## run 1
Design milestone1, start of the top module:
module milestone1 (
	input logic CLOCK_50_I,                    
	input logic resetn,
	input  logic            M1_en,
	output  logic            M1_end,
	output logic   [17:0]   SRAM_address,
	input  logic   [15:0]   SRAM_read_data,
	output logic   [15:0]   SRAM_write_data,
	output logic            SRAM_we_n
);
typedef enum logic [6:0] {
  S_DELAY1,
	S_IDLE,
	IN_S_0,
	IN_S_1,
	IN_S_2,
	IN_S_3,
	IN_S_4,
	IN_S_5,
	IN_S_6,
	IN_S_7,
	IN_S_8,
	IN_S_9,
	IN_S_10,
	IN_S_11,
	IN_S_12,
	IN_S_13,
	IN_S_14,
	IN_S_15,
	IN_S_16,
	IN_S_17,
	IN_S_18,
	IN_S_19,
	IN_S_20,
	IN_S_21,
	CC_S0_0,
	CC_S0_1,
	CC_S0_2,
	CC_S0_3,
	CC_S0_4,
	CC_S0_5,
	CC_S1_0,
	CC_S1_1,
	CC_S1_2,
	CC_S1_3,
	CC_S1_4,
	CC_S1_5,
	EN_S_0,
	EN_S_1,
	EN_S_2,
	EN_S_3,
	EN_S_4,
	EN_S_5,
	EN_S_6,
	EN_S_7,
	EN_S_8,
	EN_S_9,
	EN_S_10,
	EN_S_11,
	EN_S_12,
	EN_S_13,
	EN_S_14,
	EN_S_15,
	EN_S_16,
	EN_S_17,
	EN_S_18,
	EN_S_19,
	EN_S_20,
	EN_S_21,
	EN_S_22,
	EN_S_23,
	EN_S_24,
	EN_S_25,
	EN_S_26,
	EN_S_27
} M1_state;
M1_state state;
parameter Yaddress = 18'd0,
Uaddress = 18'd38400,
Vaddress = 18'd57600,
RGBaddress = 18'd146944;
logic [17:0] data_counter;
logic [17:0] Y_counter;
logic [17:0] RGB_counter;
logic [17:0] U_counter; 
logic [9:0] Vert_count;
logic [9:0] Hori_count;
logic [15:0] Y;
logic [7:0] U [5:0];
logic [7:0] V [5:0];
logic [7:0] Ytest;
logic [7:0] Utest;
logic [7:0] Vtest;
logic [15:0] UPrime;
logic [15:0] VPrime;
logic [32:0] U_Even;
logic [32:0] U_Odd;
logic [32:0] V_Even;
logic [32:0] V_Odd;
logic [15:0] STORY;
logic [15:0] STORU;
logic [15:0] STORV;
logic [31:0] ans1;
logic [31:0] ans2;
logic [15:0] R;
logic [15:0] G;
logic [15:0] B;
logic [31:0] R0;
logic [31:0] G0;
logic [31:0] B0;
logic [31:0] R1;
logic [31:0] G1;
logic [31:0] B1;
  ...
For scale: ~7300 cells after synthesis.
Settings: LEC_CHECK=0, ABC_AREA=0, CAP_MARGIN=15, CORE_MARGIN=2, CORE_UTILIZATION=72, CTS_CLUSTER_DIAMETER=400, CTS_CLUSTER_SIZE=14, HOLD_SLACK_MARGIN=0.29, SETUP_SLACK_MARGIN=-0.55, SLEW_MARGIN=20; clock period 5.43 ns.
run.sh (not shown) runs the stock make flow with config.mk's settings and CLKGATE_MAP_FILE=.
In the summary table, run 1 is marked failed, with error GRT-0116 raised in global routing.
Modified inputs, run 2 compared to run 1
- clearing CTS_CLUSTER_DIAMETER, which used to be 400
- swapping -0.55 for 1.63 in SETUP_SLACK_MARGIN
- clearing HOLD_SLACK_MARGIN, which used to be 0.29
### Flow results
Seen in the log of run 2: GRT-0116 during global routing, after which the run never completed. Looking at run 1 and run 2, the half-perimeter wire length of the detailed placement result is a wash. In run 2, post-cts repair resize count is lower than in run 1. Run 2 ended up with a higher buffers inserted during post-CTS setup optimization than run 1 did. Area fraction in compound gates after synthesis delta (run 1 -> run 2): insignificant. Cell area after synthesis: run 2 vs run 1 identical. Re worst-case setup slack after placement: no difference whatsoever between run 2 and run 1.
Here is what was changed in the inputs of run 3 compared with run 2.
- a deleted ABC_AREA that had been 0
- an added MAX_ROUTING_LAYER of met4
- a change of CORE_UTILIZATION from 72 to 65
- a deleted CTS_CLUSTER_SIZE that had been 14
- a deleted SETUP_SLACK_MARGIN that had been 1.63
- a change of the clock period (ns, I/O delays scaled along) from 5.43 to 8.38
Notes after the runs:
Run 3: aborted in global routing (tool error)
Lower cell area reported after detailed placement was reported by run 3, not run 2.
Against run 2, run 3 comes in 16% lower on detailed placement HPWL.
Diff run 3..run 2 | synthesized-area fraction occupied by ao, oa, aoi and oai cells | unchanged
Diff run 2 -> run 3: count of standard-cell rows picked up an extra 4.6%; width of the chip shows an increase of about 5%; overall die height shows an increase of 15 um.
In run 3 relative to run 2, instance count after placement with tap cells included had gone down slightly.
Relative to run 2, the post-cts sizing count measured on run 3 has increased by more than a quarter.
Compared with run 2, in run 3 total clock buffers created by CTS moved up, die size moved up.

Starting RTL as in the previous note.
clock: 13.0 ns
lec_check: 0
abc_area: 0
cap_margin: 30
core_aspect_ratio: 0.89
core_margin: 4
core_utilization: 38
gpl_routability_driven: 0
gpl_timing_driven: 1
hold_slack_margin: 0.28
max_routing_layer: met4
setup_slack_margin: 0.08
slew_margin: 20
tns_end_percent: 5
Edit:
- ABC_AREA: 0 -> not set
- CAP_MARGIN: 30 -> 15
- CORE_ASPECT_RATIO: 0.89 -> not set
- CORE_MARGIN: 4 -> 2
- CORE_UTILIZATION: 38 -> 66
- GPL_ROUTABILITY_DRIVEN: 0 -> not set
- GPL_TIMING_DRIVEN: 1 -> not set
- HOLD_SLACK_MARGIN: 0.28 -> not set
- SETUP_SLACK_MARGIN: 0.08 -> not set
- TNS_END_PERCENT: 5 -> not set
- clock period: 13.0 -> 8.46 ns (I/O delays scaled with it)
With this change the flow never finished: it broke off in global routing (5_1_grt).
Synthesized area is unchanged.
Die size decreases by well over a third.
Synthesized cell count does not change.
Edit:
- CAP_MARGIN: 15 -> 20
- CORE_UTILIZATION: 66 -> 40
- MAX_ROUTING_LAYER: met4 -> not set
- clock period: 8.46 -> 13.0 ns (I/O delays scaled with it)
=> With this change the flow ran to the end with no violations; area after synthesis is unchanged; die size went up by well over a third; synthesized cell count is unchanged.

milestone1 again, from the RTL that the note above started with.
make LEC_CHECK=0 CAP_MARGIN=20 CORE_MARGIN=2 CORE_UTILIZATION=68 CTS_CLUSTER_DIAMETER=363 PLACE_DENSITY=0.41 SLEW_MARGIN=20 finish   # period 9.07 ns
The first run did not get past global routing.
Edit:
--- a/flow/config.mk
+++ b/flow/config.mk
@@ -10,3 +10,2 @@
-export CORE_UTILIZATION = 68
-export CTS_CLUSTER_DIAMETER = 363
-export PLACE_DENSITY = 0.41
+export CORE_UTILIZATION = 40
+export SETUP_SLACK_MARGIN = 1.73
==> flow/constraint.sdc (replaced) <==
create_clock -name core_clock -period 12.5 [get_ports {CLOCK_50_I}]
set_input_delay 2.5000 -clock core_clock [delete_from_list [all_inputs] [get_ports {CLOCK_50_I}]]
set_output_delay 2.5000 -clock core_clock [all_outputs]
set_load 0.01 [all_outputs]
The changed run completed with no timing, DRC or antenna violations; die area increases by well over a third; synthesized cell count does not change; synthesized area is unchanged.

Starting RTL as in the previous note.
Settings: LEC_CHECK=0, ABC_AREA=1, CAP_MARGIN=20, CORE_ASPECT_RATIO=0.5, CORE_MARGIN=2, CORE_UTILIZATION=72, CTS_CLUSTER_DIAMETER=363, CTS_CLUSTER_SIZE=96, PLACE_DENSITY=0.41, SETUP_SLACK_MARGIN=0.31, SLEW_MARGIN=20; clock period 7.03 ns.
The starting point failed in global routing (5_1_grt), error GRT-0116.
Then changed:
- ABC_AREA: 1 -> not set
- CORE_ASPECT_RATIO: 0.5 -> not set
- CORE_UTILIZATION: 72 -> 65
- CTS_CLUSTER_DIAMETER: 363 -> not set
- CTS_CLUSTER_SIZE: 96 -> not set
- PLACE_DENSITY: 0.41 -> not set
- SETUP_SLACK_MARGIN: 0.31 -> not set
- clock period: 7.03 -> 10.1 ns (I/O delays scaled with it)
What happened: With this change the flow ran to the end with no violations. Synthesized cell count goes down by 22%. Synthesized area goes down by 6.2%. Die area goes up by 3.7%.

## v7
Starting RTL as in the previous note.
Settings: LEC_CHECK=0, ABC_AREA=1, CAP_MARGIN=20, CORE_MARGIN=2, CORE_UTILIZATION=38, GPL_ROUTABILITY_DRIVEN=0, GPL_TIMING_DRIVEN=0, SLEW_MARGIN=20, TNS_END_PERCENT=30; clock period 13.0 ns.
For v8, these inputs were changed with respect to v7:
# v7
export LEC_CHECK = 0
export ABC_AREA = 1
export CAP_MARGIN = 20
export CORE_MARGIN = 2
export CORE_UTILIZATION = 38
export GPL_ROUTABILITY_DRIVEN = 0
export GPL_TIMING_DRIVEN = 0
export SLEW_MARGIN = 20
export TNS_END_PERCENT = 30
create_clock -name core_clock -period 13.0 [get_ports {CLOCK_50_I}]
# v8
export LEC_CHECK = 0
export ABC_AREA = 1
export CAP_MARGIN = 20
export CORE_MARGIN = 2
export CORE_UTILIZATION = 40
export CTS_CLUSTER_DIAMETER = 221
export GPL_TIMING_DRIVEN = 0
export SLEW_MARGIN = 20
export TNS_END_PERCENT = 45
create_clock -name core_clock -period 13.0 [get_ports {CLOCK_50_I}]
[summary]
- Compared with v7, v8 shows a lower die boundary height.
- Worst-case register-to-register setup slack for v8 is higher than for v7.
- v8 ended with more share of the core filled with cells than v7.
- The run with more routed wire is v8, not v7.
Changes in v15 relative to v8:
# v8
export LEC_CHECK = 0
export ABC_AREA = 1
export CAP_MARGIN = 20
export CORE_MARGIN = 2
export CORE_UTILIZATION = 40
export CTS_CLUSTER_DIAMETER = 221
export GPL_TIMING_DRIVEN = 0
export SLEW_MARGIN = 20
export TNS_END_PERCENT = 45
create_clock -name core_clock -period 13.0 [get_ports {CLOCK_50_I}]
# v15
export LEC_CHECK = 0
export ABC_AREA = 0
export CAP_MARGIN = 30
export CORE_ASPECT_RATIO = 0.79
export CORE_MARGIN = 4
export CORE_UTILIZATION = 38
export GPL_ROUTABILITY_DRIVEN = 0
export GPL_TIMING_DRIVEN = 0
export HOLD_SLACK_MARGIN = 0.28
export MAX_ROUTING_LAYER = met4
export SLEW_MARGIN = 20
export TNS_END_PERCENT = 30
create_clock -name core_clock -period 13.0 [get_ports {CLOCK_50_I}]
### Flow results
Sort v8 and v15 by detailed-route wire length per cell desc -> top: v15. The latest clock arrival within the worst-skew pair of v15 is lower than that of v8. Between v15 and v8, it is v15 whose layout filler cell count is lower, by 6.3%.
The inputs of v39 differ from those of v15 as listed below.
# v15
export LEC_CHECK = 0
export ABC_AREA = 0
export CAP_MARGIN = 30
export CORE_ASPECT_RATIO = 0.79
export CORE_MARGIN = 4
export CORE_UTILIZATION = 38
export GPL_ROUTABILITY_DRIVEN = 0
export GPL_TIMING_DRIVEN = 0
export HOLD_SLACK_MARGIN = 0.28
export MAX_ROUTING_LAYER = met4
export SLEW_MARGIN = 20
export TNS_END_PERCENT = 30
create_clock -name core_clock -period 13.0 [get_ports {CLOCK_50_I}]
# v39
export LEC_CHECK = 0
export CAP_MARGIN = 20
export CORE_MARGIN = 2
export CORE_UTILIZATION = 71
export MAX_ROUTING_LAYER = met4
export SLEW_MARGIN = 20
create_clock -name core_clock -period 8.32 [get_ports {CLOCK_50_I}]
Findings:
The log for v39 ends in global routing (5_1_grt) with error GRT-0116, so the run never completed. On arithmetic-cell share of the synthesized area counting full adders, half adders and majority gates, v15 tracks v39 almost exactly. The post-cts repair resize count number comes out higher for v39 vs v15. Detailed placement HPWL (v39 vs. v15) decreases slightly.

milestone1 again, from the RTL that the note above started with.
clock: 13.6 ns
lec_check: 0
abc_area: 0
cap_margin: 20
core_aspect_ratio: 1.62
core_margin: 2
core_utilization: 40
cts_cluster_diameter: 221
gpl_timing_driven: 1
max_routing_layer: met4
min_routing_layer: met2
slew_margin: 20
tns_end_percent: 45
The starting point completed, yet does not pass: DRC.
Then changed:
- ABC_AREA: 0 -> unset
- CORE_ASPECT_RATIO: 1.62 -> unset
- CORE_UTILIZATION: 40 -> 29
- CTS_CLUSTER_DIAMETER: 221 -> unset
- GPL_TIMING_DRIVEN: 1 -> unset
- MAX_ROUTING_LAYER: met4 -> unset
- MIN_ROUTING_LAYER: met2 -> unset
- TNS_END_PERCENT: 45 -> unset
- clock period: 13.6 -> 12.5 ns (I/O delays scaled with it)
The changed run finished with timing, DRC and antenna clean.
Final area rises by 1.6%.
Worst setup slack improves by 0.047 ns.
Worst hold slack improved by 0.0048 ns.
First-iteration DRC count drops by 74%.
Non-clock buffer count grows by 26.
Area after synthesis is unchanged.
Die size goes up by 37%.
Fmax is higher by 9.8%.
Via count shrinks by about 30%.
Then changed:
- ABC_AREA: unset -> 1
- CORE_UTILIZATION: 29 -> 40
- CTS_CLUSTER_DIAMETER: unset -> 185
- clock period: 12.5 -> 13.0 ns (I/O delays scaled with it)
The changed run completed with no timing, DRC or antenna violations.
Flip-flop count does not change.
Wire length increases by 17%.
Worst setup slack improved by 0.34 ns.
Area after synthesis rose by 6.6%.
Fmax fell by 1.4%.
Then changed:
- CAP_MARGIN: 20 -> 30
- CORE_ASPECT_RATIO: unset -> 0.89
- CORE_MARGIN: 2 -> 3
- CORE_UTILIZATION: 40 -> 38
- CTS_CLUSTER_DIAMETER: 185 -> unset
- GPL_ROUTABILITY_DRIVEN: unset -> 0
- GPL_TIMING_DRIVEN: unset -> 0
- HOLD_SLACK_MARGIN: unset -> 0.28
- MAX_ROUTING_LAYER: unset -> met4
- TNS_END_PERCENT: unset -> 5
Non-clock buffer count goes up by 195.
Clock skew is higher by 0.023 ns.
Fmax is lower by a few percent.

build 14:
milestone1 again, from the RTL that the note above started with.
Design milestone1, start of the top module:
module milestone1 (
	input logic CLOCK_50_I,                    
	input logic resetn,
	input  logic            M1_en,
	output  logic            M1_end,
	output logic   [17:0]   SRAM_address,
	input  logic   [15:0]   SRAM_read_data,
	output logic   [15:0]   SRAM_write_data,
	output logic            SRAM_we_n
);
==> flow/config.mk <==
export PLATFORM = sky130hd
export DESIGN_NAME = milestone1
export DESIGN_NICKNAME = milestone1
export VERILOG_FILES = /design/flow/design.v
export SDC_FILE = /design/flow/constraint.sdc
export NUM_CORES = 4
export LEC_CHECK = 0
export ABC_AREA = 1
export CAP_MARGIN = 20
export CORE_ASPECT_RATIO = 1.3
export CORE_MARGIN = 5
export CORE_UTILIZATION = 56
export GPL_TIMING_DRIVEN = 0
export SETUP_SLACK_MARGIN = 0.19
export SLEW_MARGIN = 20
==> flow/constraint.sdc <==
create_clock -name core_clock -period 8.74 [get_ports {CLOCK_50_I}]
set_input_delay 1.7480 -clock core_clock [delete_from_list [all_inputs] [get_ports {CLOCK_50_I}]]
set_output_delay 1.7480 -clock core_clock [all_outputs]
set_load 0.01 [all_outputs]
Build 14 had finished all stages when the layout checks came back failing, citing setup timing.
diff inputs: build 14 => build 67
Settings: CORE_ASPECT_RATIO no longer set, was 1.3; CORE_MARGIN now 2, was 5; GPL_TIMING_DRIVEN no longer set, was 0; ABC_AREA no longer set, was 1; SETUP_SLACK_MARGIN no longer set, was 0.19; CORE_UTILIZATION now 64, was 56; the clock period (ns, I/O delays scaled along) now 10.9, was 8.74.
Findings:
For chip footprint, dividing the value from build 67 by the value from build 14 gives 0.79. Build 67 went all the way through synthesis, placement and routing and the layout is clean on timing, DRC and antenna. The higher count of cells resized by post-cts repair of build 67 and build 14 is in build 14. Met1 usage in global routing (lower): build 14. Relative to build 14, the insertion delay at the late pin of the worst-skew pair of build 67 is lower by 30 ps. Summary — least setup slack across all paths after layout, build 67 relative to build 14: higher, by 860 ps. Area of the mapped netlist is lower on build 67.
Changes in build 27 relative to build 67:
Settings: swapping 64 for 65 in CORE_UTILIZATION; swapping 10.9 for 10.2 in the clock period (ns, I/O delays scaled along).
[summary]
- The number of nets in the layout reported for build 27 is greater than that of build 67 by 311.
- For build 67, the timing endpoint of the critical path was G0[31], unlike build 27, where it was R0[31].
- Non-clock buffer count went up by more than 100% going from build 67 to build 27.
- Worst hold margin: build 67 vs build 27, no meaningful difference
- Total number of cells along the worst setup path, build 27 and build 67, lower one = build 67.
